## design/flow/design.v

```verilog
module HandwashSensor(
    input clk,
    input reset,
    input acceptLeftHandDistance,
    input [15:0] leftHandDistance,
    input acceptLeftHandGain,
    input [7:0] leftHandGain,
    input acceptRightHandDistance,
    input [15:0] rightHandDistance,
    input acceptRightHandGain,
    input [7:0] rightHandGain,
    output waterOn
);
reg [15:0] leftHandDistanceHeld;
 always@(posedge clk)  begin
     if(reset)
         leftHandDistanceHeld <= 0;
     else if(acceptLeftHandDistance)
         leftHandDistanceHeld <= leftHandDistance;
     else
         leftHandDistanceHeld <= leftHandDistanceHeld;
 end
reg [7:0] leftHandGainHeld;
 always@(posedge clk)  begin
     if(reset)
         leftHandGainHeld <= 0;
     else if(acceptLeftHandGain)
         leftHandGainHeld <= leftHandGain;
     else
         leftHandGainHeld <= leftHandGainHeld;
 end
reg [15:0] rightHandDistanceHeld;
 always@(posedge clk)  begin
     if(reset)
         rightHandDistanceHeld <= 0;
     else if(acceptRightHandDistance)
         rightHandDistanceHeld <= rightHandDistance;
     else
         rightHandDistanceHeld <= rightHandDistanceHeld;
 end
reg [7:0] rightHandGainHeld;
 always@(posedge clk)  begin
     if(reset)
         rightHandGainHeld <= 0;
     else if(acceptRightHandGain)
         rightHandGainHeld <= rightHandGain;
     else
         rightHandGainHeld <= rightHandGainHeld;
 end
wire [15:0] leftHand;
 wire [23:0] leftHandDistanceHeld_Mult_leftHandGainHeld;
 DSP48_AxB dsp_leftHandDistanceHeld_Mult_leftHandGainHeld(
     .CLK(clk),
     .A({ {9{1'b0}}, leftHandDistanceHeld}),
     .B({ {10{1'b0}}, leftHandGainHeld}),
     .P(leftHandDistanceHeld_Mult_leftHandGainHeld)
 );
 reg [16:0] leftHandDistanceHeld_Mult_leftHandGainHeld_ShiftR_7;
 always@(posedge clk) begin
     if(reset)
         leftHandDistanceHeld_Mult_leftHandGainHeld_ShiftR_7 <= 0;
     else
         leftHandDistanceHeld_Mult_leftHandGainHeld_ShiftR_7 <= leftHandDistanceHeld_Mult_leftHandGainHeld >> 7;
 end
 assign leftHand = leftHandDistanceHeld_Mult_leftHandGainHeld_ShiftR_7;
wire [15:0] rightHand;
 wire [23:0] rightHandDistanceHeld_Mult_rightHandGainHeld;
 DSP48_AxB dsp_rightHandDistanceHeld_Mult_rightHandGainHeld(
     .CLK(clk),
     .A({ {9{1'b0}}, rightHandDistanceHeld}),
     .B({ {10{1'b0}}, rightHandGainHeld}),
     .P(rightHandDistanceHeld_Mult_rightHandGainHeld)
 );
 reg [16:0] rightHandDistanceHeld_Mult_rightHandGainHeld_ShiftR_7;
 always@(posedge clk) begin
     if(reset)
         rightHandDistanceHeld_Mult_rightHandGainHeld_ShiftR_7 <= 0;
     else
         rightHandDistanceHeld_Mult_rightHandGainHeld_ShiftR_7 <= rightHandDistanceHeld_Mult_rightHandGainHeld >> 7;
 end
 assign rightHand = rightHandDistanceHeld_Mult_rightHandGainHeld_ShiftR_7;
parameter threshold = 1500;
assign waterOn = leftHand != 0 && rightHand != 0 && (leftHand < threshold || rightHand < threshold);
endmodule
module DSP48_AxB
   (CLK,
    A,
    B,
    P);
  input CLK;
  input [24:0]A;
  input [17:0]B;
  output [42:0]P;
assign P = A*B;
endmodule
```

## design/flow/run.sh

```bash
#!/bin/bash
# the make line also repeats each setting of config.mk as NAME=value (left out here)
make -C /OpenROAD-flow-scripts/flow DESIGN_CONFIG=/design/flow/config.mk WORK_HOME=/design/flow/orfs CLKGATE_MAP_FILE= finish
```

## design/flow/config.mk

```make
export PLATFORM = sky130hd
export DESIGN_NAME = HandwashSensor
export DESIGN_NICKNAME = HandwashSensor
export VERILOG_FILES = /design/flow/design.v
export SDC_FILE = /design/flow/constraint.sdc
export NUM_CORES = 4
export LEC_CHECK = 0
export CAP_MARGIN = 20
export CORE_MARGIN = 2
export CORE_UTILIZATION = 72
export CTS_CLUSTER_DIAMETER = 364
export CTS_CLUSTER_SIZE = 97
export PLACE_DENSITY = 0.41
export SLEW_MARGIN = 20
export TNS_END_PERCENT = 10
```

## design/flow/constraint.sdc

```tcl
create_clock -name core_clock -period 5.9 [get_ports {clk}]
set_input_delay 1.1800 -clock core_clock [delete_from_list [all_inputs] [get_ports {clk}]]
set_output_delay 1.1800 -clock core_clock [all_outputs]
set_load 0.01 [all_outputs]
```

==> impl_metrics.yaml, run 1 <==
# yosys + openroad results
synth:
  adder_share_pct: 41.6
  synth_cell_types: 53
  floorplan.nets: 1435
  top_cells_by_count: "189 x inv_1, 169 x and2_1, 164 x fa_1, 105 x nand2_1, 93 x nor2_1"
  yosys_cells: 1139
  synth_chip_area_sq_mm: 0.0102
  synth_flops: 80
  yosysTopAreaCell: "fa_1"
  simple_gate_share_pct: 20.7
  topCombFamilyByArea: "adder cells"
  ys_sh_mux_pct: 5.02
  top_cells_by_area: "fa_1 32%, dfxtp_1 16%, and2_1 10%, ha_1 9.5%, inv_1 6.9%"
  async_flop_share_pct: 0
  synth_area_sq_mm: 0.0102
  avgSynthCellArea_sq_um: 8.99
  synthFlopType: "dfxtp_1"
  most_common_cell: "inv_1"
  synth_warnings: 3
  xor_area_share_pct: 2.65
  syn_inst: 1139
  ys_seq_share_pct: 15.6
  top_area_share_pct: 32.1
  synthAoiAreaFrac_pct: 6.09
  edf_count: 0
power_and_ir_drop:
  power.share.combinational_pct: 23.7
  p_sw_uw: 532
  seq_power_share_pct: 37.8
  ir_worst_vdd_v: 0.000153
  p_comb_uw: 407
  clock_power_uw: 662
  intPower_uw: 1190
  power-top-group: "clock"
  pwr-share-clk_pct: 38.5
  p_sw_share_pct: 31.0
  power.density_mw_per_mm2: 153
  seq_power_uw: 650
  p_leak_uw: 0.00565
global_routing:
  grt_pass1_vias: 8118
  grt-ovfl-total: 0
  grt_first_pass_wirelength_microns: 37600
  grt_usage_pct: 32.2
  grt_max_degree: 60
  antenna_found_initial: 0
sta:
  finClkSkew_ns: 0.00834
  tightest_slew_ns: 0.999
  setup_tns_ns: 0
  fin_crit_sh_pct: 86.0
  rsz0062_at_grt: "no"
  drv_slew: 0
  maxSlewHeadroom_pct: 33.2
  setup_violations: 0
  period_needed_ns: 5.07
  hold_violations: 0
  fmax_mhz: 197
cts:
  cts.reportedPaths.clkPinSlew_ns: 0.07
  postCtsSetupRepairBufs: 0
  insertion_delay_ns: 0.35
  clock_sinks: 80
  clockRootBuffer: "clkbuf_16"
  cts-resized-gates: 0
  clk_path_buf_depth: 2
  htreeDepth: 3
  cts_buffers: 9
  holdBufCountCts: 0
  cts_tree: "yes"
worst_setup_path:
  worstPathArrival_ns: 5.32
  end_kind: "flop"
  path_common_cell: "fa_1"
  worstSetupPathType: "flop to flop"
  rr_worst_depth: 16
  path_cells: "nand2_1 > fa_1 > fa_1 > inv_1 > fa_1 > inv_1 > fa_1 > inv_1 > ha_1 > a21oi_1 > o21ai_0 > a221oi_4 > o21bai_1 > a41o_1 > a21oi_1 > mux2_2"
  cp_top_family: "adder cells"
  path_depth: 16
  crit_path_start_kind: "flop"
  required_ns: 6.15
  critPathMaxStageDelay_ns: 0.62
  timing.reg2reg.setup_slack_ns: 0.83
  crit_slowest_cell: "dfxtp_1"
  path_max_fanout: 17
  cp.buffers_inverters: 3
  regToRegStartpoint: "leftHandGainHeld[2]$_SDFFE_PP0P_"
  startpoint: "leftHandGainHeld[2]$_SDFFE_PP0P_"
final_layout:
  final_cells: 1351
  syn_to_final_growth_pct: 9.47
  final_util_pct: 80.8
  fin_nets: 1462
detailed_routing:
  drtPass1Iterations: 5
  via_per_inst: 5.62
  drtIter0Drc: 458
  route.antenna.diode_count: 0
  drc_errors: 0
  dr_total_vias: 7592
  routedWlPerCell_microns: 16.0
  antenna_left: 0
  wl_microns: 21600
worst_hold_path:
  min_to: "rightHandDistanceHeld[0]$_SDFFE_PP0P_"
  holdCritStartpoint: "rightHandDistanceHeld[0]$_SDFFE_PP0P_"
  hp-class: "flop to flop"
  worstHoldPathCells: 2
floorplan:
  num_rows: 43
  ios: 55
  core_area_sq_mm: 0.0139
  floorplan.core_util_pct: 73.8
  die_h_microns: 123
  die_area_sq_mm: 0.0152
  die_w_microns: 123
placement:
  port_buffers: 54
  gp_congestion: 0.875
  dp_hpwl_microns: 16900
  dp.cells: 1335
flow_run:
  warnings: 28
  maxCapViolations: 0
status:
  status: "no timing/DRC/antenna violations"
[routing by layer]
layer,global-route usage [%],up-vias,part of all wire (%)
li1,-,3584,-
met1,37.3,3762,40
met2,58.8,194,52
met3,5.07,52,3.7
met4,13.6,0,3.8
met5,0,-,0
[final cells by class]
class                           count  area (sq um)
Clock inverter                      7           120
Multi-Input combinational cell    831          7780
Timing Repair Buffer               55           546
Tap cell                          180           225
Clock buffer                        9           225
Fill cell                         930          2670
Sequential cell                    80          1600
Inverter                          189           709
[per-stage QoR]
step / power (uW) / instance area, sq um / hold slack (ns) / setup WS, ns
6_report: 1720 / 11200 / 0.619 / 0.826
5_1_grt: 1810 / 11200 / 0.677 / 0.540
4_1_cts: 1730 / 11200 / 0.620 / 0.837
3_5_place_dp: 1070 / 10900 / 0.602 / 0.858
3_3_place_gp: 1050 / 10900 / 0.607 / 0.967
2_1_floorplan: 925 / 10200 / 0.529 / 1.14
==> run 2, diff against run 1 <==
Settings changed: ABC_AREA set to 1, CAP_MARGIN 20 to 35, CORE_UTILIZATION 72 to 70, CTS_CLUSTER_DIAMETER 364 to 40, CTS_CLUSTER_SIZE 97 to 72, PLACE_DENSITY 0.41 to unset, TNS_END_PERCENT 10 to unset.
Clock period 5.9 ns to 3.67 ns, I/O delays scaled along.
==> impl_metrics.yaml, run 2 <==
# generated from flow reports
status:
  status: "did not finish"
  haltStage: "5_1_grt"
  error: "[ERROR GRT-0232] Routing congestion too high. Check the congestion heatmap in the GUI."
synth:
  ys_seq_share_pct: 14.5
  simple_gate_share_pct: 21.4
  async_flop_share_pct: 0
  floorplan.nets: 1869
  topCombFamilyByArea: "adder cells"
  synth_chip_area_sq_mm: 0.0110
  xor_area_share_pct: 0.634
  top_area_share_pct: 29.7
  top_cells_by_area: "fa_1 30%, dfxtp_1 14%, inv_1 14%, nand2_1 12%, ha_1 8.8%"
  edf_count: 0
  synthAoiAreaFrac_pct: 8.28
  synth_cell_types: 34
  synth_area_sq_mm: 0.0110
  most_common_cell: "inv_1"
  top_cells_by_count: "415 x inv_1, 359 x nand2_1, 164 x fa_1, 163 x nor2_1, 80 x dfxtp_1"
  avgSynthCellArea_sq_um: 7.02
  synthFlopType: "dfxtp_1"
  synth_flops: 80
  yosysTopAreaCell: "fa_1"
  synth_warnings: 3
  adder_share_pct: 38.6
  yosys_cells: 1573
  ys_sh_mux_pct: 0
  syn_inst: 1573
placement:
  port_buffers: 54
  gp_congestion: 0.955
  dp.cells: 1920
  dp_hpwl_microns: 23500
cts:
  holdBufCountCts: 0
  clock_sinks: 80
  cts_buffers: 9
  clk_path_buf_depth: 2
  clockRootBuffer: "clkbuf_16"
  htreeDepth: 3
floorplan:
  die_area_sq_mm: 0.0168
  core_area_sq_mm: 0.0153
  num_rows: 45
  floorplan.core_util_pct: 72.1
  ios: 55
  die_h_microns: 130
  die_w_microns: 130
global_routing:
  grt-ovfl-total: 941
  grt_usage_pct: 90.4
==> run 2: what timing repair did <==
| item | 4_1_cts |
|---|---|
| buffers inserted | 19 |
| pin swaps | 76 |
| endpoints found under the setup margin | 32 |
| cloned | 1 |
| endpoints found under the hold margin | 0 |
| gates resized | 177 |
==> run 2: metal layers <==
layer | overflow | track usage, %
met1 | 1 | 79.7
met2 | 737 | 121
met3 | 3 | 65.4
met4 | 200 | 108
met5 | 0 | 8.82
==> run 2: metrics by stage <==
stage               instance area (sq um)  setup WS (ns)
floorplan                           11800         -0.106
global placement                    13300         -0.592
detailed placement                  13300         -0.643
CTS                                 14300         -0.308
==> run 3, diff against run 2 <==
Settings changed: ABC_AREA 1 to unset, CAP_MARGIN 35 to 25, CELL_PAD_IN_SITES_DETAIL_PLACEMENT set to 1, CORE_ASPECT_RATIO set to 1.17, CORE_UTILIZATION 70 to 40, CTS_CLUSTER_DIAMETER 40 to unset, CTS_CLUSTER_SIZE 72 to 78, MAX_ROUTING_LAYER set to met4, PLACE_DENSITY_LB_ADDON set to 0.25.
Clock period 3.67 ns to 7.0 ns, I/O delays scaled along.
==> impl_metrics.yaml, run 3 <==
# yosys + openroad results
detailed_routing:
  antenna_left: 0
  dr_total_vias: 7648
  drtIter0Drc: 213
  wl_microns: 25000
  routedWlPerCell_microns: 16.7
  drc_errors: 0
  via_per_inst: 5.11
  drtPass1Iterations: 4
  route.antenna.diode_count: 0
cts:
  insertion_delay_ns: 0.36
  clock_sinks: 80
  htreeDepth: 3
  postCtsSetupRepairBufs: 0
  cts_buffers: 9
  cts.reportedPaths.clkPinSlew_ns: 0.07
  clk_path_buf_depth: 2
  holdBufCountCts: 0
  clockRootBuffer: "clkbuf_16"
  cts-resized-gates: 0
  cts_tree: "yes"
power_and_ir_drop:
  ir_worst_vdd_v: 0.000120
  power.density_mw_per_mm2: 124
  seq_power_share_pct: 38.9
  pwr-share-clk_pct: 36.1
  seq_power_uw: 550
  p_sw_uw: 473
  p_total_uw: 1410
  clock_power_uw: 510
  power-top-group: "registers"
  p_leak_uw: 0.00565
  p_sw_share_pct: 33.5
  intPower_uw: 940
  power.share.combinational_pct: 25.0
  p_comb_uw: 353
final_layout:
  fin_nets: 1464
  syn_to_final_growth_pct: 11.1
  final_cells: 1498
global_routing:
  grt_max_degree: 60
  grt_pass1_vias: 8854
  antenna_found_initial: 0
  grt_first_pass_wirelength_microns: 43200
  grt_usage_pct: 20.4
  grt-ovfl-total: 0
synth:
  ys_seq_share_pct: 15.6
  xor_area_share_pct: 2.65
  syn_inst: 1139
  yosys_cells: 1139
  adder_share_pct: 41.6
  top_cells_by_count: "189 x inv_1, 169 x and2_1, 164 x fa_1, 105 x nand2_1, 93 x nor2_1"
  yosysTopAreaCell: "fa_1"
  top_cells_by_area: "fa_1 32%, dfxtp_1 16%, and2_1 10%, ha_1 9.5%, inv_1 6.9%"
  async_flop_share_pct: 0
  topCombFamilyByArea: "adder cells"
  simple_gate_share_pct: 20.7
  avgSynthCellArea_sq_um: 8.99
  most_common_cell: "inv_1"
  synth_cell_types: 53
  synth_area_sq_mm: 0.0102
  ys_sh_mux_pct: 5.02
  synth_warnings: 3
  synthAoiAreaFrac_pct: 6.09
  synth_flops: 80
  top_area_share_pct: 32.1
  synthFlopType: "dfxtp_1"
  edf_count: 0
  synth_chip_area_sq_mm: 0.0102
  floorplan.nets: 1435
placement:
  gp_congestion: 0.824
  port_buffers: 54
  place_ws_ns: 1.80
  dp.cells: 1481
  dp_hpwl_microns: 20500
floorplan:
  die_h_microns: 177
  die_area_sq_mm: 0.0269
  core_area_sq_mm: 0.0252
  num_rows: 63
  die_w_microns: 152
  ios: 55
  floorplan.core_util_pct: 40.6
sta:
  fin_crit_sh_pct: 73.4
  drv_slew: 0
  rsz0062_at_grt: "no"
  maxSlewHeadroom_pct: 55.7
  setup_violations: 0
  fin_ws_ns: 1.86
  hold_ws_ns: 0.638
  tightest_slew_ns: 0.663
  finClkSkew_ns: 0.0119
  hold_violations: 0
  period_needed_ns: 5.14
  fmax_mhz: 195
  setup_tns_ns: 0
flow_run:
  warnings: 26
  maxCapViolations: 0
worst_setup_path:
  rr_worst_depth: 16
  path_common_cell: "fa_1"
  cp_top_family: "adder cells"
  worstSetupPathType: "flop to flop"
  cp.buffers_inverters: 3
  timing.reg2reg.setup_slack_ns: 1.86
  path_cells: "nand2_1 > fa_1 > inv_1 > fa_1 > fa_1 > inv_1 > fa_1 > inv_1 > ha_1 > a21o_1 > a21o_1 > a221oi_1 > o31a_1 > nor2b_1 > o21ai_0 > a211oi_1"
  critPathMaxStageDelay_ns: 0.73
  regToRegStartpoint: "rightHandGainHeld[4]$_SDFFE_PP0P_"
  end_kind: "flop"
  path_max_fanout: 17
  startpoint: "rightHandGainHeld[4]$_SDFFE_PP0P_"
  required_ns: 7.21
  path_depth: 16
  crit_path_start_kind: "flop"
  crit_slowest_cell: "dfxtp_1"
  worstPathArrival_ns: 5.35
worst_hold_path:
  worstHoldPathCells: 2
  min_to: "leftHandDistanceHeld[0]$_SDFFE_PP0P_"
  hp-class: "flop to flop"
  holdCritStartpoint: "leftHandDistanceHeld[0]$_SDFFE_PP0P_"
status:
  status: "no timing/DRC/antenna violations"
[run 3: final cells by class]
class,instances,area [sq um]
multi-input cells,831,7780
flip-flops and latches,80,1600
clock inverters,6,67.6
well taps,325,407
fillers,2957,13800
repair buffers,57,573
clock buffers,10,239
inverters,189,709
[run 3: metal layers]
layer  vias to the layer above  GRT usage, %  part of all wire [%]
met5                         -             -                     0
met4                         0          7.01                   2.4
met3                        43          2.50                   2.3
met2                       106          39.3                    55
met1                      3915          21.4                    40
li1                       3584             -                     -
[run 3: metrics by stage]
stage / util [%] / instance area [sq um]
3_3_place_gp: 43.8 / 11000
5_1_grt: 45.1 / 11400
4_1_cts: 45.1 / 11400
3_5_place_dp: 43.8 / 11100
6_report: 45.1 / 11400
2_1_floorplan: - / 10200
==> run 4, diff against run 3 <==
Settings changed: CAP_MARGIN 25 to 35, CELL_PAD_IN_SITES_DETAIL_PLACEMENT 1 to 0, CORE_ASPECT_RATIO 1.17 to unset, CORE_UTILIZATION 40 to 41, CTS_CLUSTER_SIZE 78 to 68, MAX_ROUTING_LAYER met4 to unset, PLACE_DENSITY_LB_ADDON 0.25 to 0.05, SETUP_SLACK_MARGIN set to -0.33, SLEW_MARGIN 20 to 0, TNS_END_PERCENT set to 70.
Clock period 7.0 ns to 6.45 ns, I/O delays scaled along.
==> impl_metrics.yaml, run 4 <==
# yosys + openroad results
status:
  status: "no timing/DRC/antenna violations"
synth:
  top_cells_by_count: "189 x inv_1, 169 x and2_1, 164 x fa_1, 105 x nand2_1, 93 x nor2_1"
  syn_inst: 1139
  async_flop_share_pct: 0
  simple_gate_share_pct: 20.7
  most_common_cell: "inv_1"
  edf_count: 0
  top_cells_by_area: "fa_1 32%, dfxtp_1 16%, and2_1 10%, ha_1 9.5%, inv_1 6.9%"
  synthAoiAreaFrac_pct: 6.09
  top_area_share_pct: 32.1
  synth_warnings: 3
  synth_area_sq_mm: 0.0102
  ys_sh_mux_pct: 5.02
  xor_area_share_pct: 2.65
  avgSynthCellArea_sq_um: 8.99
  topCombFamilyByArea: "adder cells"
  synthFlopType: "dfxtp_1"
  yosys_cells: 1139
  ys_seq_share_pct: 15.6
  yosysTopAreaCell: "fa_1"
  adder_share_pct: 41.6
  synth_flops: 80
  floorplan.nets: 1435
  synth_cell_types: 53
  synth_chip_area_sq_mm: 0.0102
global_routing:
  grt_usage_pct: 19.6
  grt_max_degree: 47
  grt_first_pass_wirelength_microns: 40800
  grt-ovfl-total: 0
  grt_pass1_vias: 8199
  antenna_found_initial: 0
power_and_ir_drop:
  p_comb_uw: 373
  p_leak_uw: 0.00564
  seq_power_uw: 596
  ir_worst_vdd_v: 0.0000923
  p_sw_share_pct: 34.2
  power.share.combinational_pct: 25.2
  seq_power_share_pct: 40.2
  pwr-share-clk_pct: 34.6
  intPower_uw: 974
  p_sw_uw: 507
  power.density_mw_per_mm2: 130
  power-top-group: "registers"
  p_total_uw: 1480
  clock_power_uw: 513
placement:
  gp_congestion: 0.788
  dp_hpwl_microns: 18800
  port_buffers: 54
worst_setup_path:
  rr_worst_depth: 16
  regToRegStartpoint: "leftHandGainHeld[5]$_SDFFE_PP0P_"
  end_kind: "flop"
  critPathMaxStageDelay_ns: 0.66
  path_common_cell: "fa_1"
  timing.reg2reg.setup_slack_ns: 1.36
  cp_top_family: "adder cells"
  required_ns: 6.69
  path_max_fanout: 17
  worstSetupPathType: "flop to flop"
  cp.buffers_inverters: 3
  crit_path_start_kind: "flop"
  startpoint: "leftHandGainHeld[5]$_SDFFE_PP0P_"
  worstPathArrival_ns: 5.33
  path_cells: "nand2_1 > fa_1 > fa_1 > inv_1 > fa_1 > inv_1 > fa_1 > inv_1 > ha_1 > a21oi_1 > o21ai_0 > a221oi_4 > o21bai_1 > a41o_1 > a21oi_1 > mux2_2"
  path_depth: 16
  crit_slowest_cell: "dfxtp_1"
floorplan:
  floorplan.core_util_pct: 42.0
  ios: 55
  die_w_microns: 162
  num_rows: 57
  core_area_sq_mm: 0.0244
  die_h_microns: 162
  die_area_sq_mm: 0.0263
detailed_routing:
  antenna_left: 0
  wl_microns: 23200
  drtIter0Drc: 241
  dr_total_vias: 7316
  drc_errors: 0
  via_per_inst: 4.89
  route.antenna.diode_count: 0
  routedWlPerCell_microns: 15.5
  drtPass1Iterations: 4
cts:
  clock_sinks: 80
  clk_path_buf_depth: 2
  cts_buffers: 9
  htreeDepth: 3
  insertion_delay_ns: 0.36
  postCtsSetupRepairBufs: 0
  holdBufCountCts: 0
  cts.reportedPaths.clkPinSlew_ns: 0.08
  cts_tree: "yes"
  cts-resized-gates: 0
  clockRootBuffer: "clkbuf_16"
sta:
  fin_crit_sh_pct: 78.9
  hold_violations: 0
  maxSlewHeadroom_pct: 47.5
  tightest_slew_ns: 0.788
  finClkSkew_ns: 0.0108
  setup_tns_ns: 0
  drv_slew: 0
  setup_violations: 0
  period_needed_ns: 5.09
  rsz0062_at_grt: "no"
  fmax_mhz: 197
worst_hold_path:
  holdCritStartpoint: "rightHandDistanceHeld[0]$_SDFFE_PP0P_"
  hp-class: "flop to flop"
  worstHoldPathCells: 2
  min_to: "rightHandDistanceHeld[0]$_SDFFE_PP0P_"
final_layout:
  fin_nets: 1464
  syn_to_final_growth_pct: 11.0
flow_run:
  maxCapViolations: 0
  warnings: 26
run 4: metrics by stage:
stage	util, %	setup slack (ns)	area, sq um	instances	hold WS (ns)
final	46.6	1.36	11400	1497	0.613
after global placement	45.3	1.37	11000	1479	0.605
after CTS	46.6	1.34	11400	1497	0.618
after global routing	46.6	1.03	11400	1497	0.677
after floorplan	-	1.69	10200	1139	0.529
after detailed placement	45.4	1.37	11100	1481	0.604
run 4: layout make-up:
| cell class | instances | area [sq um] |
|---|---|---|
| Clock buffer | 9 | 225 |
| Timing Repair Buffer | 57 | 586 |
| Clock inverter | 7 | 60.1 |
| Fill cell | 2459 | 13000 |
| Tap cell | 324 | 405 |
| Inverter | 189 | 709 |
| Multi-Input combinational cell | 831 | 7780 |
| Sequential cell | 80 | 1600 |
run 4: layer usage:
| layer | part of all wire, % | vias to the layer above | track usage (%) |
|---|---|---|---|
| met5 | 0 | - | 0 |
| li1 | - | 3590 | - |
| met2 | 53 | 79 | 37.0 |
| met4 | 2.6 | 0 | 6.28 |
| met3 | 2.2 | 20 | 2.40 |
| met1 | 42 | 3627 | 22.9 |
==> run 5, diff against run 4 <==
Settings changed: ABC_AREA set to 1, CAP_MARGIN 35 to 0, CELL_PAD_IN_SITES_DETAIL_PLACEMENT 0 to unset, CORE_UTILIZATION 41 to 72, CTS_CLUSTER_DIAMETER set to 364, CTS_CLUSTER_SIZE 68 to 97, PLACE_DENSITY set to 0.41, PLACE_DENSITY_LB_ADDON 0.05 to unset, SETUP_SLACK_MARGIN -0.33 to unset, SLEW_MARGIN 0 to 20, TNS_END_PERCENT 70 to 10.
Clock period 6.45 ns to 4.89 ns, I/O delays scaled along.
==> impl_metrics.yaml, run 5 <==
# yosys + openroad results
floorplan:
  die_area_sq_mm: 0.0163
  core_area_sq_mm: 0.0151
  die_h_microns: 128
  ios: 55
  num_rows: 45
  floorplan.core_util_pct: 73.2
  die_w_microns: 128
synth:
  async_flop_share_pct: 0
  syn_inst: 1573
  floorplan.nets: 1869
  top_area_share_pct: 29.7
  synth_cell_types: 34
  synthFlopType: "dfxtp_1"
  synthAoiAreaFrac_pct: 8.28
  avgSynthCellArea_sq_um: 7.02
  simple_gate_share_pct: 21.4
  synth_area_sq_mm: 0.0110
  top_cells_by_count: "415 x inv_1, 359 x nand2_1, 164 x fa_1, 163 x nor2_1, 80 x dfxtp_1"
  synth_warnings: 3
  ys_seq_share_pct: 14.5
  top_cells_by_area: "fa_1 30%, dfxtp_1 14%, inv_1 14%, nand2_1 12%, ha_1 8.8%"
  synth_flops: 80
  yosys_cells: 1573
  xor_area_share_pct: 0.634
  adder_share_pct: 38.6
  most_common_cell: "inv_1"
  yosysTopAreaCell: "fa_1"
  edf_count: 0
  topCombFamilyByArea: "adder cells"
  synth_chip_area_sq_mm: 0.0110
  ys_sh_mux_pct: 0
power_and_ir_drop:
  clock_power_uw: 649
  intPower_uw: 1430
  pwr-share-clk_pct: 27.3
  power.density_mw_per_mm2: 200
  p_sw_share_pct: 39.9
  power-top-group: "combinational cells"
  power.share.combinational_pct: 37.7
  seq_power_share_pct: 35.0
  ir_worst_vdd_v: 0.000180
  p_comb_uw: 898
  p_leak_uw: 0.00732
  seq_power_uw: 833
  p_sw_uw: 950
worst_setup_path:
  critPathMaxStageDelay_ns: 0.77
  startpoint: "leftHandGainHeld[3]$_SDFFE_PP0P_"
  timing.reg2reg.setup_slack_ns: 0.23
  crit_slowest_cell: "dfxtp_1"
  cp.buffers_inverters: 3
  path_max_fanout: 17
  cp_top_family: "adder cells"
  path_depth: 17
  required_ns: 5.18
  worstSetupPathType: "flop to flop"
  path_cells: "nand2_1 > inv_1 > fa_1 > fa_1 > fa_1 > inv_1 > fa_1 > inv_1 > ha_1 > a21oi_1 > a21boi_0 > o21ai_0 > nand2_1 > nand3_1 > nand2_1 > nand2_1 > nor2_1"
  rr_worst_depth: 17
  crit_path_start_kind: "flop"
  regToRegStartpoint: "leftHandGainHeld[3]$_SDFFE_PP0P_"
  worstPathArrival_ns: 4.94
  end_kind: "flop"
detailed_routing:
  via_per_inst: 5.44
  route.antenna.diode_count: 0
  antenna_left: 0
  drtPass1Iterations: 5
  drc_errors: 0
  routedWlPerCell_microns: 14.6
  dr_total_vias: 9636
  drtIter0Drc: 723
  wl_microns: 25800
sta:
  fin_crit_sh_pct: 95.2
  setup_tns_ns: 0
  maxSlewHeadroom_pct: 53.7
  fmax_mhz: 215
  drv_slew: 0
  period_needed_ns: 4.66
  rsz0062_at_grt: "no"
  tightest_slew_ns: 0.694
  finClkSkew_ns: 0.00896
  setup_violations: 0
  fin_ws_ns: 0.233
  hold_violations: 0
status:
  status: "no timing/DRC/antenna violations"
placement:
  dp_hpwl_microns: 20700
  place_ws_ns: 0.370
  port_buffers: 54
  gp_congestion: 0.924
global_routing:
  grt_util_met1_pct: 36.9
  busiest_layer: "met2"
  gr-usage-met2_pct: 64.3
  antenna_found_initial: 0
  grt_max_degree: 80
  grt-ovfl-total: 0
  grt_usage_pct: 34.7
  grt_first_pass_wirelength_microns: 44700
  grtUsageMet3_pct: 5.68
  grt_pass1_vias: 10100
cts:
  clockRootBuffer: "clkbuf_16"
  clk_path_buf_depth: 2
  htreeDepth: 3
  clock_sinks: 80
  cts_tree: "yes"
  insertion_delay_ns: 0.36
  cts_buffers: 9
  cts.reportedPaths.clkPinSlew_ns: 0.07
worst_hold_path:
  min_to: "rightHandGainHeld[5]$_SDFFE_PP0P_"
  hp-class: "flop to flop"
  holdCritStartpoint: "rightHandGainHeld[5]$_SDFFE_PP0P_"
  worstHoldPathCells: 2
final_layout:
  n_fill_cell: 1141
  fin_nets: 1873
  syn_to_final_growth_pct: 7.82
  final_util_pct: 78.9
flow_run:
  warnings: 28
  maxCapViolations: 0
==> run 5: layer usage <==
layer | routed length, microns | vias to the layer above
met4 | 1480 | 0
met1 | 9410 | 4560
li1 | - | 4596
met5 | 0 | -
met3 | 1230 | 116
met2 | 13700 | 364
==> run 5: final cells by class <==
| type | count | area, sq um | area share, % |
|---|---|---|---|
| tap | 188 | 235 | 1.98 |
| multi-input combinational | 1006 | 7610 | 63.9 |
| sequential | 80 | 1600 | 13.5 |
| clock inverter | 7 | 52.6 | 0.441 |
| clock buffer | 9 | 225 | 1.89 |
| inverter | 415 | 1560 | 13.1 |
| timing repair buffer | 65 | 623 | 5.23 |
==> run 5: metrics by stage <==
| stage | area [sq um] | std cells | power, uW | hold WS (ns) |
|---|---|---|---|---|
| 6_report | 11900 | 1770 | 2380 | 0.632 |
| 5_1_grt | 11900 | 1770 | 2560 | 0.661 |
| 4_1_cts | 11900 | 1770 | 2390 | 0.631 |
| 3_5_place_dp | 11600 | 1754 | 1730 | 0.622 |
| 3_3_place_gp | 11600 | 1754 | 1710 | 0.617 |
| 2_1_floorplan | 11000 | 1573 | 1450 | 0.556 |
==> run 5: timing repair <==
item | in CTS | in global routing
hold buffers | 0 | 0
setup buffers | 0 | 0
resized | 0 | 2
setup endpoints to repair | 0 | 1
==> run 6, diff against run 5 <==
Settings changed: ABC_AREA 1 to unset, CAP_MARGIN 0 to 35, CORE_ASPECT_RATIO set to 0.76, CTS_CLUSTER_DIAMETER 364 to 31, CTS_CLUSTER_SIZE 97 to 78, GPL_ROUTABILITY_DRIVEN set to 1, GPL_TIMING_DRIVEN set to 1, MAX_ROUTING_LAYER set to met5, PLACE_DENSITY 0.41 to unset, PLACE_DENSITY_LB_ADDON set to 0.26, SETUP_SLACK_MARGIN set to -0.32, SLEW_MARGIN 20 to 0, TNS_END_PERCENT 10 to 20.
Clock period 4.89 ns to 4.48 ns, I/O delays scaled along.
==> impl_metrics.yaml, run 6 <==
# yosys + openroad results
worst_setup_path:
  crit_path_start_kind: "flop"
  worstPathArrival_ns: 5.20
  cp.buffers_inverters: 3
  startpoint: "leftHandGainHeld[6]$_SDFFE_PP0P_"
  path_common_cell: "fa_1"
  path_depth: 16
  cp_top_family: "adder cells"
  end_kind: "flop"
  timing.reg2reg.setup_slack_ns: -0.47
  critPathMaxStageDelay_ns: 0.62
  path_max_fanout: 5
  crit_slowest_cell: "fa_1"
  required_ns: 4.73
  regToRegStartpoint: "leftHandGainHeld[6]$_SDFFE_PP0P_"
  worstSetupPathType: "flop to flop"
  path_cells: "nand2_1 > fa_1 > fa_1 > inv_1 > fa_1 > inv_1 > fa_1 > inv_1 > ha_4 > and3_1 > and3_4 > a221oi_4 > o21bai_2 > a41o_1 > a21oi_2 > mux2_2"
  rr_worst_depth: 16
synth:
  floorplan.nets: 1435
  avgSynthCellArea_sq_um: 8.99
  synth_cell_types: 53
  top_cells_by_count: "189 x inv_1, 169 x and2_1, 164 x fa_1, 105 x nand2_1, 93 x nor2_1"
  syn_inst: 1139
  synth_warnings: 3
  top_area_share_pct: 32.1
  simple_gate_share_pct: 20.7
  ys_seq_share_pct: 15.6
  synthFlopType: "dfxtp_1"
  top_cells_by_area: "fa_1 32%, dfxtp_1 16%, and2_1 10%, ha_1 9.5%, inv_1 6.9%"
  yosysTopAreaCell: "fa_1"
  most_common_cell: "inv_1"
  yosys_cells: 1139
  adder_share_pct: 41.6
  async_flop_share_pct: 0
  topCombFamilyByArea: "adder cells"
  synth_area_sq_mm: 0.0102
  synth_chip_area_sq_mm: 0.0102
  edf_count: 0
  xor_area_share_pct: 2.65
  synth_flops: 80
  ys_sh_mux_pct: 5.02
  synthAoiAreaFrac_pct: 6.09
floorplan:
  core_area_sq_mm: 0.0137
  die_h_microns: 108
  ios: 55
  die_w_microns: 141
  num_rows: 37
  floorplan.core_util_pct: 74.7
  die_area_sq_mm: 0.0152
power_and_ir_drop:
  power-top-group: "registers"
  p_sw_uw: 863
  seq_power_uw: 827
  p_leak_uw: 0.00629
  p_sw_share_pct: 35.6
  p_comb_uw: 798
  power.density_mw_per_mm2: 197
  p_total_uw: 2430
  ir_worst_vdd_v: 0.000234
  intPower_uw: 1560
  pwr-share-clk_pct: 33.0
  seq_power_share_pct: 34.1
  power.share.combinational_pct: 32.9
  clock_power_uw: 800
global_routing:
  grtUsageMet3_pct: 10.1
  grt_util_met1_pct: 50.2
  gr-usage-met2_pct: 66.4
  grt_usage_pct: 40.6
  grt_pass1_vias: 9548
  grt_first_pass_wirelength_microns: 47500
  grt-ovfl-total: 0
  busiest_layer: "met2"
  grt_max_degree: 40
  antenna_found_initial: 0
placement:
  port_buffers: 54
  place_ws_ns: -0.336
  place_area_sq_mm: 0.0118
  dp_hpwl_microns: 21000
  gp_congestion: 0.934
  dp.cells: 1450
detailed_routing:
  routedWlPerCell_microns: 22.5
  dr_total_vias: 9417
  drtIter0Drc: 1056
  via_per_inst: 6.41
  drtPass1Iterations: 8
  route.antenna.diode_count: 0
  wl_microns: 33100
  antenna_left: 0
  drc_errors: 0
worst_hold_path:
  min_to: "rightHandDistanceHeld[11]$_SDFFE_PP0P_"
  hp-class: "flop to flop"
  worstHoldPathCells: 2
  holdCritStartpoint: "rightHandDistanceHeld[11]$_SDFFE_PP0P_"
final_layout:
  final_cells: 1468
  syn_to_final_growth_pct: 20.5
  fin_area_sq_mm: 0.0123
  fin_nets: 1584
sta:
  drv_slew: 0
  maxSlewHeadroom_pct: 57.9
  fin_crit_sh_pct: 111
  fin_ws_ns: -0.471
  rsz0062_at_grt: "yes"
  hold_violations: 0
  tightest_slew_ns: 0.629
  finClkSkew_ns: 0.00659
  period_needed_ns: 4.95
  setup_violations: 22
  fmax_mhz: 202
cts:
  cts.reportedPaths.clkPinSlew_ns: 0.07
  clock_sinks: 80
  clockRootBuffer: "clkbuf_16"
  cts_tree: "yes"
  cts_buffers: 9
  clk_path_buf_depth: 2
  insertion_delay_ns: 0.36
  htreeDepth: 3
flow_run:
  warnings: 28
  maxCapViolations: 0
status:
  violatedChecks: "negative setup slack"
  status: "complete, but fails checks"
## run 6: routing by layer
metal  share of wire, %  wire length, microns
met3                 12                  3910
met1                 35                 11400
met2                 45                 15000
met4                8.4                  2770
met5                  0                     0
## run 6: through the flow
stage | hold slack, ns | setup TNS [ns] | utilization, %
6_report | 0.567 | -5.65 | 90.1
5_1_grt | 0.588 | -7.17 | 90.1
4_1_cts | 0.564 | -3.93 | 88.8
3_5_place_dp | 0.542 | -3.06 | 86.3
3_3_place_gp | 0.526 | -0.847 | 86.1
2_1_floorplan | 0.529 | -1.11 | -
## run 6: layout make-up
| class | instances | area [sq um] |
|---|---|---|
| Clock inverter | 7 | 76.3 |
| Clock buffer | 9 | 225 |
| Inverter | 189 | 709 |
| Multi-Input combinational cell | 831 | 7940 |
| Tap cell | 175 | 219 |
| Fill cell | 536 | 1360 |
| Sequential cell | 80 | 1640 |
| Timing Repair Buffer | 177 | 1540 |
## run 6: repair_timing
item | CTS | global route
hold buffers | 0 | 0
setup endpoints to repair | 10 | 16
pin swaps | 3 | 23
setup buffers | 0 | 2
gates resized | 17 | 44
==> run 7, diff against run 6 <==
Settings changed: ABC_AREA set to 1, CAP_MARGIN 35 to 20, CORE_ASPECT_RATIO 0.76 to unset, CORE_UTILIZATION 72 to 67, CTS_CLUSTER_DIAMETER 31 to 329, CTS_CLUSTER_SIZE 78 to 22, GPL_ROUTABILITY_DRIVEN 1 to unset, GPL_TIMING_DRIVEN 1 to unset, MAX_ROUTING_LAYER met5 to unset, PLACE_DENSITY_LB_ADDON 0.26 to unset, SETUP_SLACK_MARGIN -0.32 to unset, SLEW_MARGIN 0 to 20, TNS_END_PERCENT 20 to unset.
Clock period 4.48 ns to 3.75 ns, I/O delays scaled along.
==> impl_metrics.yaml, run 7 <==
# yosys + openroad results
status:
  status: "complete, but fails checks"
  violatedChecks: "negative setup slack"
sta:
  rsz0062_at_grt: "yes"
  hold_violations: 0
  tightest_slew_ns: 0.753
  fin_crit_sh_pct: 118
  finClkSkew_ns: 0.0127
  maxSlewHeadroom_pct: 49.8
  period_needed_ns: 4.44
  fmax_mhz: 225
  setup_violations: 32
  drv_slew: 0
  fin_ws_ns: -0.690
worst_hold_path:
  holdCritStartpoint: "rightHandGainHeld[6]$_SDFFE_PP0P_"
  worstHoldPathCells: 2
  hp-class: "flop to flop"
  min_to: "rightHandGainHeld[6]$_SDFFE_PP0P_"
global_routing:
  grt_first_pass_wirelength_microns: 55400
  grt_util_met1_pct: 40.0
  grt_pass1_vias: 11900
  busiest_layer: "met2"
  grt-ovfl-total: 0
  grt_usage_pct: 39.8
  grt_max_degree: 45
  gr-usage-met2_pct: 75.9
  antenna_found_initial: 1
  grtUsageMet3_pct: 5.73
worst_setup_path:
  cp.buffers_inverters: 4
  cp_top_family: "adder cells"
  path_max_fanout: 5
  rr_worst_depth: 16
  required_ns: 4.00
  worstPathArrival_ns: 4.69
  end_kind: "flop"
  regToRegStartpoint: "rightHandGainHeld[4]$_SDFFE_PP0P_"
  startpoint: "rightHandGainHeld[4]$_SDFFE_PP0P_"
  path_common_cell: "fa_1"
  crit_slowest_cell: "fa_1"
  crit_path_start_kind: "flop"
  path_cells: "buf_12 > buf_4 > nand2_1 > fa_1 > fa_1 > fa_1 > fa_1 > inv_2 > ha_4 > a21o_1 > a21oi_2 > inv_1 > a21oi_2 > nand3_1 > nand2_1 > nor2_1"
  critPathMaxStageDelay_ns: 0.66
  timing.reg2reg.setup_slack_ns: -0.69
  worstSetupPathType: "flop to flop"
  path_depth: 16
cts:
  holdBufCountCts: 0
  cts_buffers: 9
  cts_tree: "yes"
  cts.reportedPaths.clkPinSlew_ns: 0.07
  clockRootBuffer: "clkbuf_16"
  htreeDepth: 3
  clock_sinks: 80
  clk_path_buf_depth: 2
  insertion_delay_ns: 0.36
placement:
  port_buffers: 54
  gp_congestion: 0.954
  place_area_sq_mm: 0.0132
  place_ws_ns: -0.526
  dp_hpwl_microns: 23700
power_and_ir_drop:
  power.density_mw_per_mm2: 287
  pwr-share-clk_pct: 22.7
  p_leak_uw: 0.00866
  power-top-group: "combinational cells"
  clock_power_uw: 966
  seq_power_uw: 1050
  p_sw_share_pct: 42.4
  ir_worst_vdd_v: 0.000234
  p_comb_uw: 2240
  seq_power_share_pct: 24.7
  power.share.combinational_pct: 52.7
  intPower_uw: 2450
  p_sw_uw: 1810
floorplan:
  die_h_microns: 132
  num_rows: 46
  core_area_sq_mm: 0.0160
  floorplan.core_util_pct: 69.0
  die_w_microns: 132
  ios: 55
  die_area_sq_mm: 0.0175
synth:
  top_cells_by_area: "fa_1 30%, dfxtp_1 14%, inv_1 14%, nand2_1 12%, ha_1 8.8%"
  synth_flops: 80
  yosys_cells: 1573
  ys_seq_share_pct: 14.5
  top_cells_by_count: "415 x inv_1, 359 x nand2_1, 164 x fa_1, 163 x nor2_1, 80 x dfxtp_1"
  topCombFamilyByArea: "adder cells"
  synth_chip_area_sq_mm: 0.0110
  simple_gate_share_pct: 21.4
  xor_area_share_pct: 0.634
  synthAoiAreaFrac_pct: 8.28
  async_flop_share_pct: 0
  yosysTopAreaCell: "fa_1"
  adder_share_pct: 38.6
  floorplan.nets: 1869
  synth_warnings: 3
  synthFlopType: "dfxtp_1"
  most_common_cell: "inv_1"
  synth_cell_types: 34
  ys_sh_mux_pct: 0
  avgSynthCellArea_sq_um: 7.02
  syn_inst: 1573
  edf_count: 0
  synth_area_sq_mm: 0.0110
  top_area_share_pct: 29.7
final_layout:
  fin_nets: 2068
  fin_area_sq_mm: 0.0149
  final_util_pct: 92.9
  syn_to_final_growth_pct: 34.6
detailed_routing:
  drtPass1Iterations: 7
  drc_errors: 0
  routedWlPerCell_microns: 21.2
  drtIter0Drc: 1454
  antenna_left: 0
  wl_microns: 42200
  dr_total_vias: 12200
  route.antenna.diode_count: 0
  via_per_inst: 6.11
flow_run:
  maxCapViolations: 0
  warnings: 31
==> run 7: metal layers <==
metal	vias to the layer above	wire length, microns
li1	4985	-
met1	5606	12700
met2	1086	20300
met3	497	4180
met4	2	5090
met5	-	18
==> run 7: final cells by class <==
class / count / area, sq um
fillers: 592 / 1130
clock inverters: 5 / 63.8
inverters: 415 / 1560
multi-input cells: 1006 / 8810
clock buffers: 11 / 243
repair buffers: 260 / 2250
well taps: 216 / 270
flip-flops and latches: 80 / 1670
==> run 7: through the flow <==
step | power (uW) | setup TNS (ns) | std cells | hold slack [ns]
finish | 4260 | -13.96 | 1993 | 0.542
global route | 4430 | -16.76 | 1993 | 0.580
CTS | 3850 | -4.10 | 1978 | 0.550
detailed placement | 2720 | -11.18 | 1925 | 0.555
global placement | 2660 | -8.72 | 1925 | 0.554
floorplan | 2100 | -0.182 | 1573 | 0.556
==> run 7: repair_timing <==
item,CTS,global route
setup buffers,37,16
pin swaps,85,91
endpoints found under the setup margin,32,32
resized,178,127
==> run 8, diff against run 7 <==
Settings changed: CORE_UTILIZATION 67 to 72, CTS_CLUSTER_DIAMETER 329 to 218, CTS_CLUSTER_SIZE 22 to 99.
Clock period 3.75 ns to 4.2 ns, I/O delays scaled along.
==> impl_metrics.yaml, run 8 <==
# yosys + openroad results
detailed_routing:
  dr_total_vias: 10800
  routedWlPerCell_microns: 17.6
  drtPass1Iterations: 6
  via_per_inst: 5.70
  antenna_left: 0
  drtIter0Drc: 1170
  wl_microns: 33400
  route.antenna.diode_count: 0
  drc_errors: 0
synth:
  adder_share_pct: 38.6
  ys_seq_share_pct: 14.5
  yosysTopAreaCell: "fa_1"
  xor_area_share_pct: 0.634
  floorplan.nets: 1869
  topCombFamilyByArea: "adder cells"
  synthFlopType: "dfxtp_1"
  simple_gate_share_pct: 21.4
  async_flop_share_pct: 0
  most_common_cell: "inv_1"
  top_cells_by_count: "415 x inv_1, 359 x nand2_1, 164 x fa_1, 163 x nor2_1, 80 x dfxtp_1"
  synth_chip_area_sq_mm: 0.0110
  syn_inst: 1573
  synth_warnings: 3
  top_cells_by_area: "fa_1 30%, dfxtp_1 14%, inv_1 14%, nand2_1 12%, ha_1 8.8%"
  ys_sh_mux_pct: 0
  avgSynthCellArea_sq_um: 7.02
  edf_count: 0
  synth_cell_types: 34
  synth_area_sq_mm: 0.0110
  synthAoiAreaFrac_pct: 8.28
  top_area_share_pct: 29.7
  yosys_cells: 1573
  synth_flops: 80
flow_run:
  warnings: 29
  maxCapViolations: 0
floorplan:
  ios: 55
  die_h_microns: 128
  core_area_sq_mm: 0.0151
  die_area_sq_mm: 0.0163
  num_rows: 45
  die_w_microns: 128
  floorplan.core_util_pct: 73.2
sta:
  hold_violations: 0
  hold_ws_ns: 0.572
  fin_ws_ns: -0.0913
  drv_slew: 0
  period_needed_ns: 4.29
  setup_violations: 2
  maxSlewHeadroom_pct: 39.9
  fin_crit_sh_pct: 102
  rsz0062_at_grt: "yes"
  finClkSkew_ns: 0.0140
  setup_tns_ns: -0.119
  fmax_mhz: 233
  tightest_slew_ns: 0.901
worst_setup_path:
  rr_worst_depth: 18
  required_ns: 4.46
  end_kind: "flop"
  crit_slowest_cell: "fa_1"
  path_max_fanout: 5
  path_common_cell: "inv_1"
  startpoint: "rightHandGainHeld[3]$_SDFFE_PP0P_"
  timing.reg2reg.setup_slack_ns: -0.09
  worstPathArrival_ns: 4.56
  critPathMaxStageDelay_ns: 0.57
  crit_path_start_kind: "flop"
  worstSetupPathType: "flop to flop"
  cp.buffers_inverters: 6
  cp_top_family: "adder cells"
  path_cells: "buf_6 > buf_4 > nand2_1 > inv_1 > fa_2 > fa_1 > inv_1 > fa_2 > inv_1 > fa_1 > ha_4 > nand2_2 > inv_1 > a21oi_2 > o21ai_2 > a21oi_2 > o21ai_0 > a21oi_1"
  path_depth: 18
  regToRegStartpoint: "rightHandGainHeld[3]$_SDFFE_PP0P_"
cts:
  cts_tree: "yes"
  htreeDepth: 3
  clockRootBuffer: "clkbuf_16"
  insertion_delay_ns: 0.37
  cts_buffers: 9
  clk_path_buf_depth: 2
  clock_sinks: 80
  holdBufCountCts: 0
  cts.reportedPaths.clkPinSlew_ns: 0.08
power_and_ir_drop:
  p_comb_uw: 1570
  power-top-group: "combinational cells"
  seq_power_uw: 945
  intPower_uw: 2000
  p_sw_uw: 1360
  pwr-share-clk_pct: 25.2
  power.density_mw_per_mm2: 248
  clock_power_uw: 848
  p_leak_uw: 0.00806
  seq_power_share_pct: 28.1
  power.share.combinational_pct: 46.8
  ir_worst_vdd_v: 0.000243
  p_sw_share_pct: 40.5
global_routing:
  grt_pass1_vias: 10900
  grt-ovfl-total: 0
  grt_usage_pct: 38.5
  grt_max_degree: 50
  antenna_found_initial: 0
  grt_first_pass_wirelength_microns: 49300
placement:
  gp_congestion: 0.901
  port_buffers: 54
  dp_hpwl_microns: 22700
  place_area_sq_mm: 0.0125
status:
  violatedChecks: "negative setup slack"
  status: "complete, but fails checks"
final_layout:
  fin_nets: 2001
  syn_to_final_growth_pct: 23.0
  fin_area_sq_mm: 0.0136
  final_util_pct: 90.0
worst_hold_path:
  min_to: "rightHandDistanceHeld[12]$_SDFFE_PP0P_"
  hp-class: "flop to flop"
  holdCritStartpoint: "rightHandDistanceHeld[12]$_SDFFE_PP0P_"
  worstHoldPathCells: 2
==> run 8: what timing repair did <==
| item | 4_1_cts | 5_1_grt |
|---|---|---|
| pin swaps | 1 | 52 |
| gates resized | 32 | 156 |
| endpoints found under the setup margin | 24 | 28 |
| buffers inserted | 0 | 14 |
==> run 8: cell type report <==
type                       instances  area, sq um
timing repair buffer             193         1650
inverter                         415         1560
clock buffer                       9          225
fill                             733         1500
sequential                        80         1670
clock inverter                     7         77.6
tap                              188          235
multi-input combinational       1006         8170
==> run 8: through the flow <==
stage,total power [uW],instances,setup slack [ns]
2_1_floorplan,1680,1573,0.0121
3_3_place_gp,2190,1868,-0.314
3_5_place_dp,2230,1868,-0.250
4_1_cts,3080,1884,0.00221
5_1_grt,3550,1898,-0.224
6_report,3370,1898,-0.0913
==> run 8: layer usage <==
| layer | share of wire (%) | GRT usage [%] | vias to the layer above |
|---|---|---|---|
| met2 | 52 | 71.8 | 620 |
| li1 | - | - | 4855 |
| met3 | 6.3 | 6.89 | 288 |
| met1 | 33 | 38.6 | 5062 |
| met5 | 0 | 0 | - |
| met4 | 8.6 | 26.8 | 0 |
==> run 9, diff against run 8 <==
Settings changed: ABC_AREA 1 to unset, CAP_MARGIN 20 to 35, CORE_ASPECT_RATIO set to 1.81, CORE_MARGIN 2 to 8, CORE_UTILIZATION 72 to 57, CTS_CLUSTER_DIAMETER 218 to 378, CTS_CLUSTER_SIZE 99 to 78, GPL_ROUTABILITY_DRIVEN set to 0, GPL_TIMING_DRIVEN set to 1, MAX_ROUTING_LAYER set to met5, PLACE_DENSITY set to 0.36, SETUP_SLACK_MARGIN set to -0.35, SLEW_MARGIN 20 to 0, TNS_END_PERCENT set to 20.
Clock period 4.2 ns to 5.46 ns, I/O delays scaled along.
==> impl_metrics.yaml, run 9 <==
# yosys + openroad results
status:
  status: "no timing/DRC/antenna violations"
sta:
  fin_crit_sh_pct: 95.5
  hold_violations: 0
  tightest_slew_ns: 0.662
  period_needed_ns: 5.22
  maxSlewHeadroom_pct: 55.8
  fmax_mhz: 192
  drv_slew: 0
  finClkSkew_ns: 0.00732
  setup_violations: 0
cts:
  cts-resized-gates: 0
  holdBufCountCts: 0
  insertion_delay_ns: 0.36
  postCtsSetupRepairBufs: 0
  cts.reportedPaths.clkPinSlew_ns: 0.07
  clock_sinks: 80
  clockRootBuffer: "clkbuf_16"
  cts_buffers: 9
  cts_tree: "yes"
  htreeDepth: 3
  clk_path_buf_depth: 2
floorplan:
  floorplan.core_util_pct: 57.7
  die_w_microns: 116
  die_h_microns: 196
  num_rows: 66
  core_area_sq_mm: 0.0178
  ios: 55
  die_area_sq_mm: 0.0227
global_routing:
  antenna_found_initial: 0
  grt_max_degree: 64
  grt_first_pass_wirelength_microns: 40900
  grt_usage_pct: 23.0
  grt-ovfl-total: 0
  grt_pass1_vias: 8431
worst_setup_path:
  worstPathArrival_ns: 5.47
  rr_worst_depth: 16
  end_kind: "flop"
  critPathMaxStageDelay_ns: 0.68
  path_cells: "nand2_1 > fa_1 > fa_1 > inv_1 > fa_1 > inv_1 > fa_1 > inv_1 > ha_1 > a21oi_1 > o21ai_0 > a221oi_4 > o21bai_1 > a41o_1 > a21oi_1 > mux2_2"
  regToRegStartpoint: "leftHandGainHeld[2]$_SDFFE_PP0P_"
  startpoint: "leftHandGainHeld[2]$_SDFFE_PP0P_"
  required_ns: 5.71
  cp.buffers_inverters: 3
  path_max_fanout: 17
  cp_top_family: "adder cells"
  path_common_cell: "fa_1"
  worstSetupPathType: "flop to flop"
  path_depth: 16
  crit_slowest_cell: "dfxtp_1"
  crit_path_start_kind: "flop"
  timing.reg2reg.setup_slack_ns: 0.24
placement:
  port_buffers: 54
  dp_hpwl_microns: 19800
power_and_ir_drop:
  p_sw_share_pct: 33.2
  p_sw_uw: 577
  power-top-group: "registers"
  p_total_uw: 1740
  power.density_mw_per_mm2: 153
  p_comb_uw: 464
  p_leak_uw: 0.00569
  pwr-share-clk_pct: 33.2
  intPower_uw: 1160
  power.share.combinational_pct: 26.7
  seq_power_uw: 696
  clock_power_uw: 577
  seq_power_share_pct: 40.1
  ir_worst_vdd_v: 0.000183
worst_hold_path:
  holdCritStartpoint: "rightHandDistanceHeld[0]$_SDFFE_PP0P_"
  min_to: "rightHandDistanceHeld[0]$_SDFFE_PP0P_"
  worstHoldPathCells: 2
  hp-class: "flop to flop"
synth:
  synth_area_sq_mm: 0.0102
  xor_area_share_pct: 2.65
  synthFlopType: "dfxtp_1"
  ys_sh_mux_pct: 5.02
  topCombFamilyByArea: "adder cells"
  floorplan.nets: 1435
  yosysTopAreaCell: "fa_1"
  ys_seq_share_pct: 15.6
  synth_warnings: 3
  synthAoiAreaFrac_pct: 6.09
  yosys_cells: 1139
  top_cells_by_area: "fa_1 32%, dfxtp_1 16%, and2_1 10%, ha_1 9.5%, inv_1 6.9%"
  top_area_share_pct: 32.1
  adder_share_pct: 41.6
  synth_chip_area_sq_mm: 0.0102
  simple_gate_share_pct: 20.7
  most_common_cell: "inv_1"
  syn_inst: 1139
  avgSynthCellArea_sq_um: 8.99
  top_cells_by_count: "189 x inv_1, 169 x and2_1, 164 x fa_1, 105 x nand2_1, 93 x nor2_1"
  synth_cell_types: 53
  synth_flops: 80
  async_flop_share_pct: 0
  edf_count: 0
detailed_routing:
  wl_microns: 23500
  antenna_left: 0
  drtPass1Iterations: 4
  route.antenna.diode_count: 0
  drtIter0Drc: 243
  drc_errors: 0
  dr_total_vias: 7572
  via_per_inst: 5.33
  routedWlPerCell_microns: 16.5
final_layout:
  syn_to_final_growth_pct: 10.6
  final_util_pct: 63.8
  fin_nets: 1474
flow_run:
  maxCapViolations: 0
  warnings: 28
run 9: metrics by stage:
step           setup WS (ns)  TNS (ns)  cells  cell area, sq um  hold WS (ns)
2_1_floorplan          0.702         0   1139             10200         0.529
3_3_place_gp           0.393         0   1403             11000         0.603
3_5_place_dp           0.264         0   1405             11100         0.596
4_1_cts                0.239         0   1421             11300         0.612
5_1_grt              -0.0730   -0.0730   1421             11300         0.642
6_report               0.244         0   1421             11300         0.606
run 9: area by class of cell:
type                            instances  area (sq um)
Tap cell                              238           298
Fill cell                            1553          6430
Multi-Input combinational cell        831          7780
Sequential cell                        80          1600
Timing Repair Buffer                   67           661
Clock inverter                          5          32.5
Inverter                              189           709
Clock buffer                           11           243
run 9: layer usage:
layer  wire length, microns  up-vias  part of all wire (%)  global-route usage (%)
met4                    940        0                   4.0                    10.8
met1                   8330     3768                    35                    21.8
met5                      0        -                     0                       0
met2                  13700      136                    58                    46.3
met3                    529       59                   2.3                    2.80
li1                       -     3609                     -                       -
==> run 10, diff against run 9 <==
Settings changed: CAP_MARGIN 35 to 40, CORE_ASPECT_RATIO 1.81 to 1.85, CORE_MARGIN 8 to 10, CORE_UTILIZATION 57 to 41, CTS_CLUSTER_DIAMETER 378 to 73, CTS_CLUSTER_SIZE 78 to unset, GPL_TIMING_DRIVEN 1 to 0, HOLD_SLACK_MARGIN set to 0.29, MAX_ROUTING_LAYER met5 to unset, MIN_ROUTING_LAYER set to met1, PLACE_DENSITY 0.36 to 0.53, SETUP_SLACK_MARGIN -0.35 to 1.5, TNS_END_PERCENT 20 to unset.
Clock period 5.46 ns to 7.0 ns, I/O delays scaled along.
==> impl_metrics.yaml, run 10 <==
# yosys + openroad results
synth:
  synth_cell_types: 53
  xor_area_share_pct: 2.65
  topCombFamilyByArea: "adder cells"
  yosysTopAreaCell: "fa_1"
  ys_sh_mux_pct: 5.02
  synth_flops: 80
  ys_seq_share_pct: 15.6
  simple_gate_share_pct: 20.7
  synth_area_sq_mm: 0.0102
  top_cells_by_count: "189 x inv_1, 169 x and2_1, 164 x fa_1, 105 x nand2_1, 93 x nor2_1"
  async_flop_share_pct: 0
  yosys_cells: 1139
  synthFlopType: "dfxtp_1"
  avgSynthCellArea_sq_um: 8.99
  most_common_cell: "inv_1"
  floorplan.nets: 1435
  edf_count: 0
  syn_inst: 1139
  synthAoiAreaFrac_pct: 6.09
  top_area_share_pct: 32.1
  synth_warnings: 3
  top_cells_by_area: "fa_1 32%, dfxtp_1 16%, and2_1 10%, ha_1 9.5%, inv_1 6.9%"
  adder_share_pct: 41.6
  synth_chip_area_sq_mm: 0.0102
cts:
  cts_tree: "yes"
  clock_sinks: 80
  insertion_delay_ns: 0.36
  cts.reportedPaths.clkPinSlew_ns: 0.06
  htreeDepth: 3
  holdBufCountCts: 0
  clk_path_buf_depth: 2
  clockRootBuffer: "clkbuf_16"
  postCtsSetupRepairBufs: 0
  cts_buffers: 9
worst_setup_path:
  path_common_cell: "fa_1"
  cp.buffers_inverters: 4
  critPathMaxStageDelay_ns: 0.56
  regToRegStartpoint: "leftHandGainHeld[2]$_SDFFE_PP0P_"
  worstPathArrival_ns: 5.54
  cp_top_family: "adder cells"
  rr_worst_depth: 17
  worstSetupPathType: "flop to flop"
  path_depth: 17
  required_ns: 7.25
  crit_path_start_kind: "flop"
  timing.reg2reg.setup_slack_ns: 1.71
  crit_slowest_cell: "fa_1"
  path_max_fanout: 10
  startpoint: "leftHandGainHeld[2]$_SDFFE_PP0P_"
  path_cells: "buf_2 > nand2_1 > fa_1 > fa_1 > inv_1 > fa_1 > inv_1 > fa_1 > inv_1 > ha_1 > a21oi_1 > o21ai_0 > a221oi_4 > o21bai_1 > a41o_1 > a21oi_1 > mux2_2"
  end_kind: "flop"
final_layout:
  syn_to_final_growth_pct: 12.8
  final_util_pct: 47.0
  n_fill_cell: 2453
  fin_area_sq_mm: 0.0116
  fin_nets: 1498
detailed_routing:
  antenna_left: 0
  drc_errors: 0
  via_per_inst: 5.00
  route.antenna.diode_count: 0
  routedWlPerCell_microns: 17.3
  wl_microns: 26400
  drtIter0Drc: 183
  drtPass1Iterations: 5
  dr_total_vias: 7633
sta:
  setup_violations: 0
  finClkSkew_ns: 0.00744
  period_needed_ns: 5.29
  fmax_mhz: 189
  drv_slew: 0
  maxSlewHeadroom_pct: 49.1
  rsz0062_at_grt: "no"
  hold_ws_ns: 0.598
  hold_violations: 0
  tightest_slew_ns: 0.763
  fin_crit_sh_pct: 75.6
  setup_tns_ns: 0
placement:
  dp_hpwl_microns: 22600
  place_area_sq_mm: 0.0112
  port_buffers: 50
worst_hold_path:
  holdCritStartpoint: "leftHandGainHeld[6]$_SDFFE_PP0P_"
  hp-class: "flop to flop"
  min_to: "leftHandGainHeld[6]$_SDFFE_PP0P_"
  worstHoldPathCells: 2
floorplan:
  floorplan.core_util_pct: 41.6
  die_area_sq_mm: 0.0320
  ios: 55
  core_area_sq_mm: 0.0246
  die_h_microns: 235
  num_rows: 78
  die_w_microns: 136
power_and_ir_drop:
  seq_power_share_pct: 36.1
  p_sw_share_pct: 31.8
  power.share.combinational_pct: 25.6
  seq_power_uw: 537
  p_comb_uw: 380
  clock_power_uw: 570
  intPower_uw: 1010
  p_total_uw: 1490
  p_leak_uw: 0.00574
  p_sw_uw: 473
  pwr-share-clk_pct: 38.3
  power-top-group: "clock"
  ir_worst_vdd_v: 0.000150
  power.density_mw_per_mm2: 129
global_routing:
  grt_max_degree: 15
  grt_pass1_vias: 8480
  grt-ovfl-total: 0
  grt_usage_pct: 17.6
  grt_first_pass_wirelength_microns: 43700
  antenna_found_initial: 0
status:
  status: "no timing/DRC/antenna violations"
flow_run:
  warnings: 27
  maxCapViolations: 0
## run 10: metal layers
metal	part of all wire [%]	up-vias	global-route usage [%]
met5	0	-	0
met4	4.0	0	7.50
met3	2.7	54	2.88
met2	60	141	35.5
met1	33	3783	16.2
li1	-	3655	-
## run 10: layout make-up
class | instances | area, sq um | share of cell area, %
Buffer | 39 | 161 | 1.40
Tap cell | 320 | 400 | 3.47
Clock inverter | 6 | 115 | 0.996
Inverter | 189 | 709 | 6.14
Sequential cell | 80 | 1610 | 14.0
Clock buffer | 10 | 239 | 2.07
Timing Repair Buffer | 52 | 527 | 4.56
Multi-Input combinational cell | 831 | 7790 | 67.4
## run 10: repair_timing
item,in CTS,in global routing
gates cloned,0,0
pin swaps,0,0
setup endpoints to repair,2,8
gates resized,8,21
## run 10: per-stage QoR
step,cells,setup slack [ns]
after floorplan,1139,2.24
after global placement,1509,1.34
after detailed placement,1511,1.37
after CTS,1527,1.49
after global routing,1527,1.51
final,1527,1.71
==> run 11, diff against run 10 <==
Settings changed: CAP_MARGIN 40 to 30, CELL_PAD_IN_SITES_DETAIL_PLACEMENT set to 2, CELL_PAD_IN_SITES_GLOBAL_PLACEMENT set to 2, CORE_ASPECT_RATIO 1.85 to 1.68, CORE_MARGIN 10 to 2, CORE_UTILIZATION 41 to 39, CTS_CLUSTER_DIAMETER 73 to 177, CTS_CLUSTER_SIZE set to 88, GPL_ROUTABILITY_DRIVEN 0 to 1, GPL_TIMING_DRIVEN 0 to 1, HOLD_SLACK_MARGIN 0.29 to -0.01, MAX_ROUTING_LAYER set to met5, MIN_ROUTING_LAYER met1 to met2, PLACE_DENSITY 0.53 to unset, SETUP_SLACK_MARGIN 1.5 to unset, SLEW_MARGIN 0 to 20, TNS_END_PERCENT set to 20.
Clock period 7.0 ns to 6.61 ns, I/O delays scaled along.
==> impl_metrics.yaml, run 11 <==
# yosys + openroad results
status:
  status: "no timing/DRC/antenna violations"
final_layout:
  fin_nets: 1465
  final_cells: 1528
  final_util_pct: 44.5
  syn_to_final_growth_pct: 12.1
  seqCellArea_sq_mm: 0.00160
  logic_area_sq_mm: 0.00778
  n_fill_cell: 2849
  fin_area_sq_mm: 0.0115
synth:
  yosys_cells: 1139
  synth_cell_types: 53
  edf_count: 0
  synth_flops: 80
  syn_inst: 1139
  synth_warnings: 3
  most_common_cell: "inv_1"
  xor_area_share_pct: 2.65
  yosysTopAreaCell: "fa_1"
  simple_gate_share_pct: 20.7
  floorplan.nets: 1435
  top_cells_by_area: "fa_1 32%, dfxtp_1 16%, and2_1 10%, ha_1 9.5%, inv_1 6.9%"
  synth_area_sq_mm: 0.0102
  topCombFamilyByArea: "adder cells"
  synthAoiAreaFrac_pct: 6.09
  avgSynthCellArea_sq_um: 8.99
  synthFlopType: "dfxtp_1"
  top_cells_by_count: "189 x inv_1, 169 x and2_1, 164 x fa_1, 105 x nand2_1, 93 x nor2_1"
  adder_share_pct: 41.6
  top_area_share_pct: 32.1
  async_flop_share_pct: 0
  ys_seq_share_pct: 15.6
  synth_chip_area_sq_mm: 0.0102
  ys_sh_mux_pct: 5.02
power_and_ir_drop:
  seq_power_share_pct: 36.5
  p_sw_uw: 544
  seq_power_uw: 591
  power-top-group: "clock"
  ir_worst_vdd_v: 0.000134
  p_comb_uw: 395
  power.density_mw_per_mm2: 141
  pwr-share-clk_pct: 39.1
  clock_power_uw: 634
  p_leak_uw: 0.00568
  p_sw_share_pct: 33.5
  power.share.combinational_pct: 24.4
  intPower_uw: 1080
detailed_routing:
  dr_total_vias: 10400
  drtIter0Drc: 1411
  antenna_left: 0
  drtPass1Iterations: 7
  wl_microns: 31600
  drc_errors: 0
  via_per_inst: 6.81
  routedWlPerCell_microns: 20.6
global_routing:
  antenna_found_initial: 0
  grt-ovfl-total: 0
  grt_pass1_vias: 12300
  grt_max_degree: 88
  grt_usage_pct: 35.8
  grt_first_pass_wirelength_microns: 49700
floorplan:
  die_area_sq_mm: 0.0276
  core_area_sq_mm: 0.0258
  die_w_microns: 129
  floorplan.core_util_pct: 39.7
  die_h_microns: 214
  num_rows: 76
  ios: 55
worst_setup_path:
  timing.reg2reg.setup_slack_ns: 1.23
  end_kind: "flop"
  crit_path_start_kind: "flop"
  worstPathArrival_ns: 5.65
  cp_top_family: "adder cells"
  path_common_cell: "fa_1"
  worstSetupPathType: "flop to flop"
  path_depth: 16
  crit_slowest_cell: "dfxtp_1"
  path_max_fanout: 17
  startpoint: "leftHandGainHeld[2]$_SDFFE_PP0P_"
  rr_worst_depth: 16
  cp.buffers_inverters: 3
  path_cells: "nand2_1 > fa_1 > fa_1 > inv_1 > fa_1 > inv_1 > fa_1 > inv_1 > ha_1 > a21oi_1 > o21ai_0 > a221oi_4 > o21bai_1 > a41o_1 > a21oi_1 > mux2_2"
  required_ns: 6.88
  regToRegStartpoint: "leftHandGainHeld[2]$_SDFFE_PP0P_"
  critPathMaxStageDelay_ns: 0.72
placement:
  dp.cells: 1507
  place_area_sq_mm: 0.0111
  dp_hpwl_microns: 24700
  port_buffers: 54
  gp_congestion: 0.824
  place_ws_ns: 1.25
sta:
  fmax_mhz: 186
  period_needed_ns: 5.38
  fin_crit_sh_pct: 81.4
  fin_ws_ns: 1.23
  drv_slew: 0
  rsz0062_at_grt: "no"
  maxSlewHeadroom_pct: 49.7
  hold_violations: 0
  setup_violations: 0
  finClkSkew_ns: 0.00956
  tightest_slew_ns: 0.754
  setup_tns_ns: 0
cts:
  insertion_delay_ns: 0.38
  cts_buffers: 9
  clk_path_buf_depth: 2
  cts-resized-gates: 0
  htreeDepth: 3
  cts.reportedPaths.clkPinSlew_ns: 0.08
  holdBufCountCts: 0
  cts_tree: "yes"
  postCtsSetupRepairBufs: 0
  clock_sinks: 80
  clockRootBuffer: "clkbuf_16"
worst_hold_path:
  hp-class: "flop to flop"
  worstHoldPathCells: 2
  min_to: "leftHandDistanceHeld[0]$_SDFFE_PP0P_"
  holdCritStartpoint: "leftHandDistanceHeld[0]$_SDFFE_PP0P_"
flow_run:
  maxCapViolations: 0
  warnings: 28
## run 11: layout make-up
| cell class | instances | share of cell area [%] |
|---|---|---|
| inverters | 189 | 6.18 |
| clock inverters | 6 | 1.00 |
| repair buffers | 58 | 5.10 |
| well taps | 351 | 3.83 |
| clock buffers | 10 | 2.08 |
| diodes | 3 | 0.0654 |
| multi-input cells | 831 | 67.8 |
| flip-flops and latches | 80 | 14.0 |
## run 11: per-stage QoR
| step | hold WS [ns] | total power (uW) |
|---|---|---|
| floorplan | 0.529 | 826 |
| CTS | 0.663 | 1640 |
| detailed placement | 0.651 | 997 |
| global route | 0.693 | 1720 |
| finish | 0.653 | 1620 |
| global placement | 0.642 | 983 |
## run 11: routing by layer
layer  track usage, %  share of wire (%)  wire [microns]  vias to the layer above
li1                 -                  -               -                     3570
met1                -                  0               0                     3897
met2             53.0                 64           20300                     2746
met3             34.6                 28            8950                      187
met4             9.24                7.2            2280                        0
met5            0.368                  0               0                        -
Power and IR drop assume default switching activity.
